## run A
Design top, start of the top module:
module top(
    input clk, rst,
    input [3:0] key_in,
    output [6:0] seg,
    output [7:0] sel,
    output reg [2:0] led, sel_led,
    output buz
);
Settings: LEC_CHECK=0, CAP_MARGIN=20, CELL_PAD_IN_SITES_DETAIL_PLACEMENT=1, CORE_MARGIN=2, CORE_UTILIZATION=59, CTS_CLUSTER_DIAMETER=342, CTS_CLUSTER_SIZE=99, HOLD_SLACK_MARGIN=0.29, PLACE_DENSITY=0.36, SETUP_SLACK_MARGIN=0.41, SLEW_MARGIN=20, TNS_END_PERCENT=15; clock period 10.0 ns.
run.sh (not shown) runs the stock make flow with config.mk's settings and CLKGATE_MAP_FILE=.
Changes in run B relative to run A:
==> flow/config.mk <==
export PLATFORM = sky130hd
export DESIGN_NAME = top
export DESIGN_NICKNAME = top
export VERILOG_FILES = /design/flow/design.v
export SDC_FILE = /design/flow/constraint.sdc
export NUM_CORES = 4
export LEC_CHECK = 0
export CAP_MARGIN = 5
export CELL_PAD_IN_SITES_DETAIL_PLACEMENT = 2
export CELL_PAD_IN_SITES_GLOBAL_PLACEMENT = 3
export CORE_MARGIN = 2
export CORE_UTILIZATION = 40
export GPL_ROUTABILITY_DRIVEN = 0
export PLACE_DENSITY = 0.8
export SETUP_SLACK_MARGIN = 2.18
export SLEW_MARGIN = 25
==> results <==
[compare] base=run A new=run B: count of port buffers added during placement has remained practically unchanged; highest fanout seen on the critical path has decreased; worst setup margin has increased.
Re number of clock buffers in the layout: run B is 1 down on run A.
Footprint of the multi-input gates (run B vs. run A) increases slightly
Relative to run B, the following input files were edited for run C:
==> flow/config.mk <==
export PLATFORM = sky130hd
export DESIGN_NAME = top
export DESIGN_NICKNAME = top
export VERILOG_FILES = /design/flow/design.v
export SDC_FILE = /design/flow/constraint.sdc
export NUM_CORES = 4
export LEC_CHECK = 0
export ABC_AREA = 1
export CAP_MARGIN = 20
export CORE_MARGIN = 2
export CORE_UTILIZATION = 40
export CTS_CLUSTER_DIAMETER = 342
export CTS_CLUSTER_SIZE = 99
export HOLD_SLACK_MARGIN = -0.05
export SETUP_SLACK_MARGIN = 2.01
export SLEW_MARGIN = 20
export TNS_END_PERCENT = 20
## What came out
Diff run B and run C: maximum fanout along the worst path higher in run B
Diff run B -> run C: stage delay of the slowest cell on the critical path shows a reduction of 0.04 ns, net switching component of the power -about 16%.
### run C -> run D
==> flow/config.mk <==
export PLATFORM = sky130hd
export DESIGN_NAME = top
export DESIGN_NICKNAME = top
export VERILOG_FILES = /design/flow/design.v
export SDC_FILE = /design/flow/constraint.sdc
export NUM_CORES = 4
export LEC_CHECK = 0
export CAP_MARGIN = 20
export CELL_PAD_IN_SITES_DETAIL_PLACEMENT = 1
export CORE_MARGIN = 2
export CORE_UTILIZATION = 59
export CTS_CLUSTER_DIAMETER = 342
export CTS_CLUSTER_SIZE = 98
export HOLD_SLACK_MARGIN = 0.29
export PLACE_DENSITY = 0.35
export SETUP_SLACK_MARGIN = -0.99
export SLEW_MARGIN = 20
Results
- Delta (run D minus run C): delay of the slowest cell on the worst path went up by 0.27 ns, highest clock frequency the design can meet went down by 15%.
- The sequential power of run C and that of run D are within noise of each other.
- The final reports for run D and run C show total die size lower in the former.
- Xor/xnor cell area share of the yosys netlist up 0.93 points in run D wrt run C


== P ==
top again, from the RTL that the note above started with.
## top
module top(
    input clk, rst,
    input [3:0] key_in,
    output [6:0] seg,
    output [7:0] sel,
    output reg [2:0] led, sel_led,
    output buz
);
    wire [2:0] key_val;
    localparam  S1 = 3'd1,
                S2 = 3'd2,
                S3 = 3'd3,
                S4 = 3'd4;
    key u_key(
        .clk(clk),
        .rst(rst),
        .key_in(key_in),
        .key_val(key_val)
    );
    reg [20:0] data_to_show;
    seg u_seg(
        .clk(clk),
        .rst(rst),
        .seg(seg),
        .sel(sel),
        .data(data_to_show)
    );
    wire [20:0] data_clock, data_stopwatch, data_timer;
    wire [2:0] led_clock, led_timer;
    wire [2:0] key_val_clock, key_val_stopwatch, key_val_timer;
    reg [1:0] current_state, next_state;
    localparam  CLOCK       = 2'b00,
                STOPWATCH   = 2'b01,
                TIMER       = 2'b11;
    assign key_val_clock = (current_state == CLOCK) ? key_val : 3'd0;
    assign key_val_stopwatch = (current_state == STOPWATCH) ? key_val : 3'd0;
    assign key_val_timer = (current_state == TIMER) ? key_val : 3'd0;
    clock u_clock (
        .clk(clk),
        .rst(rst),
        .key_val(key_val_clock),
        .data(data_clock),
        .led(led_clock)
    );
    stopwatch u_stopwatch (
        .clk(clk),
        .rst(rst),
        .key_val(key_val_stopwatch),
        .data(data_stopwatch)
    );
    timer u_timer (
        .clk(clk),
        .rst(rst),
        .key_val(key_val_timer),
        .data(data_timer),
        .led(led_timer),
        .buz(buz)
    );
    always @(posedge clk or negedge rst) begin
        if (!rst) begin
            current_state <= CLOCK;
        end else begin
            current_state <= next_state;
        end
    end
    always @(*) begin
        next_state = current_state;
        case (current_state)
            CLOCK: begin
                if (key_val == S1) begin
                    next_state = STOPWATCH;
                end else begin
                    next_state = CLOCK;
                end
            end
            STOPWATCH: begin
                if (key_val == S1) begin
                    next_state = TIMER;
                end else begin
                    next_state = STOPWATCH;
                end
            end
            TIMER: begin
  ...
clock: 4.65 ns
lec_check: 0
abc_area: 1
cap_margin: 20
core_margin: 2
core_utilization: 72
cts_cluster_diameter: 355
cts_cluster_size: 15
place_density_lb_addon: 0.01
slew_margin: 20
P: all stages done; final checks FAILED (negative setup slack).
[inputs] Q vs P
- removing PLACE_DENSITY_LB_ADDON (formerly 0.01)
- removing CTS_CLUSTER_DIAMETER (formerly 355)
- changing CTS_CLUSTER_SIZE from 15 to 99
- changing the clock period (ns, I/O delays scaled along) from 4.65 to 4.56
Findings:
Although it ran to completion, Q produced a layout that fails the final checks because of negative setup slack.
Compare P and Q | fraction of power spent switching nets higher: P
P → Q: area used by sequential logic in the layout has remained practically unchanged, routed wire length has decreased, filler cell count has decreased.
Final weighted congestion in routability-driven placement for Q: 0.018 down relative to P
Summary of Q over P: share of power burned in combinational logic essentially unchanged, sequential share of power decreased 1.8 points.


top again, from the RTL that the note above started with.
clock: 9.7 ns
lec_check: 0
cap_margin: 0
cell_pad_in_sites_detail_placement: 1
cell_pad_in_sites_global_placement: 1
core_margin: 5
core_utilization: 52
cts_cluster_diameter: 178
cts_cluster_size: 100
gpl_routability_driven: 0
hold_slack_margin: 0.14
max_routing_layer: met5
min_routing_layer: met1
place_density: 0.42
setup_slack_margin: -0.36
slew_margin: 20
The starting point finished with timing, DRC and antenna clean.
Rerun with:
==> flow/config.mk (replaced) <==
export PLATFORM = sky130hd
export DESIGN_NAME = top
export DESIGN_NICKNAME = top
export VERILOG_FILES = /design/flow/design.v
export SDC_FILE = /design/flow/constraint.sdc
export NUM_CORES = 4
export LEC_CHECK = 0
export CAP_MARGIN = 0
export CELL_PAD_IN_SITES_GLOBAL_PLACEMENT = 0
export CORE_MARGIN = 5
export CORE_UTILIZATION = 70
export CTS_CLUSTER_SIZE = 39
export HOLD_SLACK_MARGIN = 0.14
export MAX_ROUTING_LAYER = met5
export MIN_ROUTING_LAYER = met1
export SETUP_SLACK_MARGIN = 2.55
export SLEW_MARGIN = 20
The changed run ran to the end with no violations.
Utilization increases by 21 points.
Clock skew hardly moves.
Design area increases by 1.1%.
Combinational power hardly moves.
Setup slack gets better by 0.86 ns.
Hold slack gets better by 0.022 ns.


top again, from the RTL that the note above started with.
// top
module top(
    input clk, rst,
    input [3:0] key_in,
    output [6:0] seg,
    output [7:0] sel,
    output reg [2:0] led, sel_led,
    output buz
);
    wire [2:0] key_val;
    localparam  S1 = 3'd1,
                S2 = 3'd2,
                S3 = 3'd3,
                S4 = 3'd4;
    key u_key(
        .clk(clk),
        .rst(rst),
        .key_in(key_in),
        .key_val(key_val)
    );
    reg [20:0] data_to_show;
    seg u_seg(
        .clk(clk),
        .rst(rst),
        .seg(seg),
        .sel(sel),
        .data(data_to_show)
    );
    wire [20:0] data_clock, data_stopwatch, data_timer;
    wire [2:0] led_clock, led_timer;
    wire [2:0] key_val_clock, key_val_stopwatch, key_val_timer;
    reg [1:0] current_state, next_state;
    localparam  CLOCK       = 2'b00,
                STOPWATCH   = 2'b01,
                TIMER       = 2'b11;
    assign key_val_clock = (current_state == CLOCK) ? key_val : 3'd0;
    assign key_val_stopwatch = (current_state == STOPWATCH) ? key_val : 3'd0;
    assign key_val_timer = (current_state == TIMER) ? key_val : 3'd0;
    clock u_clock (
        .clk(clk),
        .rst(rst),
        .key_val(key_val_clock),
        .data(data_clock),
        .led(led_clock)
    );
    stopwatch u_stopwatch (
        .clk(clk),
        .rst(rst),
  ...
Settings: LEC_CHECK=0, ABC_AREA=1, CAP_MARGIN=20, CORE_ASPECT_RATIO=0.91, CORE_MARGIN=2, CORE_UTILIZATION=72, CTS_CLUSTER_DIAMETER=361, CTS_CLUSTER_SIZE=37, PLACE_DENSITY=0.42, SETUP_SLACK_MARGIN=0.52, SLEW_MARGIN=20; clock period 4.52 ns.
The baseline ran to the end with violations: setup timing.
Change:
- ABC_AREA: 1 -> unset
- CORE_ASPECT_RATIO: 0.91 -> unset
- CTS_CLUSTER_DIAMETER: 361 -> unset
- CTS_CLUSTER_SIZE: 37 -> unset
- PLACE_DENSITY: 0.42 -> unset
- SETUP_SLACK_MARGIN: 0.52 -> unset
- clock period: 4.52 -> 7.99 ns (I/O delays scaled with it)
After rerunning:
- This time the run passed the timing, DRC and antenna checks
- clock skew is higher by 4.8 ps
- final area is lower by 7.4%
- cell count is lower by 15%
- count of clock-buffer cells in the layout is unchanged
- area after synthesis is higher by 1.9%
Change:
- CORE_UTILIZATION: 72 -> 68
- clock period: 7.99 -> 6.75 ns (I/O delays scaled with it)
After rerunning: Synthesized cell count does not change. Die area rises by 5.7%. Non-clock buffer count climbs by 6. Worst hold slack gets worse by 22 ps. First-iteration DRC count is about the same. Cell count is higher by 0.90%. Total power went up by 21%. Global-route usage decreases by 2.7 points. Sequential power rose by 18%. Area after synthesis does not change. Count of clock-buffer cells in the layout grows by 2.
Change:
- CORE_UTILIZATION: 68 -> 16
- clock period: 6.75 -> 14.9 ns (I/O delays scaled with it)
Result:
- The new run finished clean
- design area rises by 5.6%
- clock skew barely changes
- utilization came out lower by 59 points
- final cell count came out higher by 44%
- worst setup slack improved by 5700 ps
- clock power shrinks by 52%
- wire length climbs by 8.5%
- worst hold slack gets better by 4.3 ps
Power and IR drop assume default switching activity.
